== v20 ==
## cordic
module cordic #(
    parameter WIDTH = 16,                
    parameter ITERATIONS = 12,           
    parameter MODE = 0                   
)(
    input wire clk,
    input wire rst_n,
    input wire start,                    
    input wire [WIDTH-1:0] x_in,         
    input wire [WIDTH-1:0] y_in,         
    input wire [WIDTH-1:0] z_in,         
    output reg done,                     
    output reg [WIDTH-1:0] x_out,        
    output reg [WIDTH-1:0] y_out,        
    output reg [WIDTH-1:0] z_out         
);
Size in the first run: about 1300 cells after synthesis, about 110 flip-flops, about 100 I/O pins.
Settings: LEC_CHECK=0, ABC_AREA=1, CAP_MARGIN=40, CORE_MARGIN=2, CORE_UTILIZATION=72, CTS_CLUSTER_DIAMETER=372, CTS_CLUSTER_SIZE=10, SETUP_SLACK_MARGIN=1.09, SLEW_MARGIN=20; clock period 5.22 ns.
run.sh (not shown) runs the stock make flow with config.mk's settings and CLKGATE_MAP_FILE=.
v20 finished end to end and its layout was clean on timing, DRC and antenna.
diff inputs: v20 => v30
Settings: ABC_AREA no longer set, was 1; CTS_CLUSTER_SIZE now 100, was 10; CORE_UTILIZATION now 40, was 72; SETUP_SLACK_MARGIN no longer set, was 1.09; CTS_CLUSTER_DIAMETER now 332, was 372; the clock period (ns, I/O delays scaled along) now 10.0, was 5.22.
Findings:
In the tables for v30 and v20, area added between synthesis and finish reads lower with v30.
Run comparison: v30 capturing element of the worst setup path x[14]$_DFFE_PN0P_; v20 capturing element of the worst setup path y[12]$_DFFE_PN0P_
Global-route wire length before repair went down by a little under 10% going from v20 to v30.
Compared to v20, the routing of v30 uses less wire.
The global routing usage on met3 in v30 was lower than what v20 gave.
Post-synth design cell area, v30 and v20: larger value in v30
v20 closes out successfully: all stages finished, all timing, DRC and antenna checks passed.
The final layout from v30, which completed every stage, passed the timing, design-rule and antenna checks at the end of the flow.

---

== run 1 ==
The RTL this note starts from:
==> flow/design.v <==
/*verilator lint_off EOFNEWLINE*/
/*verilator lint_off WIDTHEXPAND*/
module cordic #(
    parameter WIDTH = 16,                
    parameter ITERATIONS = 12,           
    parameter MODE = 0                   
)(
    input wire clk,
    input wire rst_n,
    input wire start,                    
    input wire [WIDTH-1:0] x_in,         
    input wire [WIDTH-1:0] y_in,         
    input wire [WIDTH-1:0] z_in,         
    output reg done,                     
    output reg [WIDTH-1:0] x_out,        
    output reg [WIDTH-1:0] y_out,        
    output reg [WIDTH-1:0] z_out         
);
    localparam IDLE = 2'd0;
    localparam SETUP = 2'd1;
    localparam ITERATE = 2'd2;
    localparam DONE = 2'd3;
    reg [1:0] state, next_state;
    reg signed [WIDTH-1:0] x, y;
    reg [WIDTH-1:0] z;
    reg signed [WIDTH-1:0] x_next, y_next;
    reg [WIDTH-1:0] z_next;
    reg [$clog2(ITERATIONS)-1:0] iteration;
    function [WIDTH-1:0] atan_table;
        input [3:0] idx;
        begin
            case (idx)
                4'd0:  atan_table = 16'd8192;    
                4'd1:  atan_table = 16'd4836;    
                4'd2:  atan_table = 16'd2555;    
                4'd3:  atan_table = 16'd1297;    
                4'd4:  atan_table = 16'd651;     
                4'd5:  atan_table = 16'd326;     
                4'd6:  atan_table = 16'd163;     
                4'd7:  atan_table = 16'd81;      
                4'd8:  atan_table = 16'd41;      
                4'd9:  atan_table = 16'd20;      
                4'd10: atan_table = 16'd10;      
                4'd11: atan_table = 16'd5;       
                default: atan_table = 16'd0;
            endcase
        end
    endfunction
    always @(posedge clk or negedge rst_n) begin
        if (!rst_n) begin
            state <= IDLE;
            x <= 0;
            y <= 0;
            z <= 0;
            iteration <= 0;
            done <= 1'b0;
            x_out <= 0;
            y_out <= 0;
            z_out <= 0;
        end else begin
            state <= next_state;
            case (state)
                IDLE: begin
                    done <= 1'b0;
                end
                SETUP: begin
                    x <= x_in;
                    y <= y_in;
                    z <= z_in;
                    iteration <= 0;
                end
                ITERATE: begin
                    x <= x_next;
                    y <= y_next;
                    z <= z_next;
                    iteration <= iteration + 1;
                end
                DONE: begin
                    done <= 1'b1;
                    x_out <= x;
                    y_out <= y;
                    z_out <= z;
                end
            endcase
        end
    end
    always @(*) begin
        next_state = state;
        case (state)
            IDLE: begin
                if (start) begin
                    next_state = SETUP;
                end
            end
            SETUP: begin
                next_state = ITERATE;
            end
            ITERATE: begin
                if (iteration == ITERATIONS - 1) begin
                    next_state = DONE;
                end
            end
            DONE: begin
                next_state = IDLE;
            end
        endcase
    end
    wire [WIDTH-1:0] shift_x = x >>> iteration;
    wire [WIDTH-1:0] shift_y = y >>> iteration;
    always @(*) begin
        x_next = x;
        y_next = y;
        z_next = z;
        if (state == ITERATE) begin
            if (MODE == 0) begin
                if (z[WIDTH-1] == 1'b0) begin   
                    x_next = x - shift_y;
                    y_next = y + shift_x;
                    z_next = z - atan_table(iteration);
                end else begin   
                    x_next = x + shift_y;
                    y_next = y - shift_x;
                    z_next = z + atan_table(iteration);
                end
            end else begin
                if (y[WIDTH-1] == 1'b0) begin   
                    x_next = x + shift_y;
                    y_next = y - shift_x;
                    z_next = z + atan_table(iteration);
                end else begin   
                    x_next = x - shift_y;
                    y_next = y + shift_x;
                    z_next = z - atan_table(iteration);
                end
            end
        end
    end
endmodule
/*verilator lint_on EOFNEWLINE*/
/*verilator lint_on WIDTHEXPAND*/ 
Settings: LEC_CHECK=0, CAP_MARGIN=20, CORE_MARGIN=2, CORE_UTILIZATION=67, HOLD_SLACK_MARGIN=-0.1, PLACE_DENSITY=0.67, SETUP_SLACK_MARGIN=-0.55, SLEW_MARGIN=20; clock period 7.27 ns.
Run 1: PASS, flow complete, no timing, DRC or antenna violations
The following lists how run 2 was set up differently from run 1:
- a deleted HOLD_SLACK_MARGIN that had been -0.1
- a change of SETUP_SLACK_MARGIN from -0.55 to 2.15
- an added CTS_CLUSTER_DIAMETER of 39
- a change of CORE_UTILIZATION from 67 to 72
- an added MAX_ROUTING_LAYER of met4
- No run among run 2 and run 1 stopped early or left any final violation; all are clean.
- [compare] base=run 1 new=run 2: Yosys chip area held; number of detailed-routing iterations run before antenna repair went down 2.
- Compared to run 1, the router laid down more metal wire for run 2.
- In the reports for run 2 and run 1, the smaller half-perimeter wire length after detailed placement belongs to run 2.
- Side by side, minimum setup slack in the final design turned out higher in run 2 than in run 1.
- Run 2 vs. run 1: routed length on met2 climbed 700 um; logic depth of the worst setup path including buffers shows a reduction of 1.
[inputs] run 3 vs run 2
- clearing PLACE_DENSITY, which used to be 0.67
- clearing CTS_CLUSTER_DIAMETER, which used to be 39
- clearing SETUP_SLACK_MARGIN, which used to be 2.15
- clearing MAX_ROUTING_LAYER, which used to be met4
- swapping 72 for 30 in CORE_UTILIZATION
- swapping 7.27 for 5.71 in the clock period (ns, I/O delays scaled along)
Results
Between run 2 and run 3, net count of the finished layout decreased.
Looking at horizontal extent of the die, run 3 sits 53% higher than run 2 does.
[compare] base=run 2 new=run 3: via count -5.9%, first-pass GRT wire length +about 4%, clock network contribution to total cell area +0.21 points, share of the cycle needed by the critical path after routing +22 points.
Run 2 ended with every stage complete and zero timing, DRC or antenna violations.
In summary, run 3 completed successfully, with a layout that passed the timing, design-rule and antenna checks.
Setup changes, run 3 to run 4
- CTS_CLUSTER_SIZE: unset -> 33
- CORE_UTILIZATION: 30 -> 68
- the clock period (ns, I/O delays scaled along): 5.71 -> 5.01
==> results <==
Measured against each other, run 4 and run 3 differ in worst path setup slack after routing, the higher figure coming from run 3.
Taking run 3 as the reference, in run 4 sequential share of layout area shows an increase of 0.17 points, area of all placed cells without fillers shows a reduction of 0.61%, full die area saw a decrease, total via count after detailed routing shows an increase of 364.
~same storage element area in run 4 and run 3
Summary — clock-buffer cell count, run 4 relative to run 3: lower, by 1.
Taking run 3 as the reference, in run 4 number of flip-flops and latches neither gained nor lost much; synthesis-to-finish area growth lower.

---

Starts from the design.v that is shown in full above.
==> flow/config.mk <==
export PLATFORM = sky130hd
export DESIGN_NAME = cordic
export DESIGN_NICKNAME = cordic
export VERILOG_FILES = /design/flow/design.v
export SDC_FILE = /design/flow/constraint.sdc
export NUM_CORES = 4
export LEC_CHECK = 0
export ABC_AREA = 0
export CAP_MARGIN = 25
export CORE_ASPECT_RATIO = 0.73
export CORE_MARGIN = 10
export CORE_UTILIZATION = 40
export MIN_ROUTING_LAYER = met1
export PLACE_DENSITY = 0.42
export SLEW_MARGIN = 10
==> flow/constraint.sdc <==
create_clock -name core_clock -period 10.0 [get_ports {clk}]
set_input_delay 2.0000 -clock core_clock [delete_from_list [all_inputs] [get_ports {clk}]]
set_output_delay 2.0000 -clock core_clock [all_outputs]
set_load 0.01 [all_outputs]
==> next run, changes <==
==> flow/config.mk (replaced) <==
export PLATFORM = sky130hd
export DESIGN_NAME = cordic
export DESIGN_NICKNAME = cordic
export VERILOG_FILES = /design/flow/design.v
export SDC_FILE = /design/flow/constraint.sdc
export NUM_CORES = 4
export LEC_CHECK = 0
export CAP_MARGIN = 20
export CORE_MARGIN = 2
export CORE_UTILIZATION = 40
export SLEW_MARGIN = 20
==> flow/constraint.sdc (replaced) <==
create_clock -name core_clock -period 5.71 [get_ports {clk}]
set_input_delay 1.1420 -clock core_clock [delete_from_list [all_inputs] [get_ports {clk}]]
set_output_delay 1.1420 -clock core_clock [all_outputs]
set_load 0.01 [all_outputs]
=> Clock-buffer cell count is lower by 1; critical path depth does not change; global-route usage climbs by 1.8 points; die size drops by 18%; worst setup slack got worse by 4000 ps; synthesized cell count does not change; area after synthesis is unchanged.
==> next run, changes <==
--- a/flow/config.mk
+++ b/flow/config.mk
@@ -8,4 +8,6 @@
 export CAP_MARGIN = 20
 export CORE_MARGIN = 2
-export CORE_UTILIZATION = 40
+export CORE_UTILIZATION = 70
+export CTS_CLUSTER_DIAMETER = 42
+export SETUP_SLACK_MARGIN = 1.39
 export SLEW_MARGIN = 20
==> flow/constraint.sdc (replaced) <==
create_clock -name core_clock -period 5.42 [get_ports {clk}]
set_input_delay 1.0840 -clock core_clock [delete_from_list [all_inputs] [get_ports {clk}]]
set_output_delay 1.0840 -clock core_clock [all_outputs]
set_load 0.01 [all_outputs]
Result: Synthesized cell count stays the same. Routed wire length went up by a quarter to a third. Worst setup slack gains 190 ps. Sequential cell count is unchanged. Fmax went up by roughly a tenth. Core utilization went up by 43 points.
==> next run, changes <==
--- a/flow/config.mk
+++ b/flow/config.mk
@@ -9,5 +9,6 @@
 export CORE_MARGIN = 2
 export CORE_UTILIZATION = 70
-export CTS_CLUSTER_DIAMETER = 42
-export SETUP_SLACK_MARGIN = 1.39
+export CTS_CLUSTER_DIAMETER = 30
+export CTS_CLUSTER_SIZE = 38
+export SETUP_SLACK_MARGIN = 0.61
 export SLEW_MARGIN = 20
==> flow/constraint.sdc (replaced) <==
create_clock -name core_clock -period 4.68 [get_ports {clk}]
set_input_delay 0.9360 -clock core_clock [delete_from_list [all_inputs] [get_ports {clk}]]
set_output_delay 0.9360 -clock core_clock [all_outputs]
set_load 0.01 [all_outputs]
This time the run finished but failed the layout checks on negative setup slack.
Design area grows by 3.6%.
Routed wire length goes up by 12%.
Hold slack improved by 17 ps.
Maximum frequency went down by 1.6%.
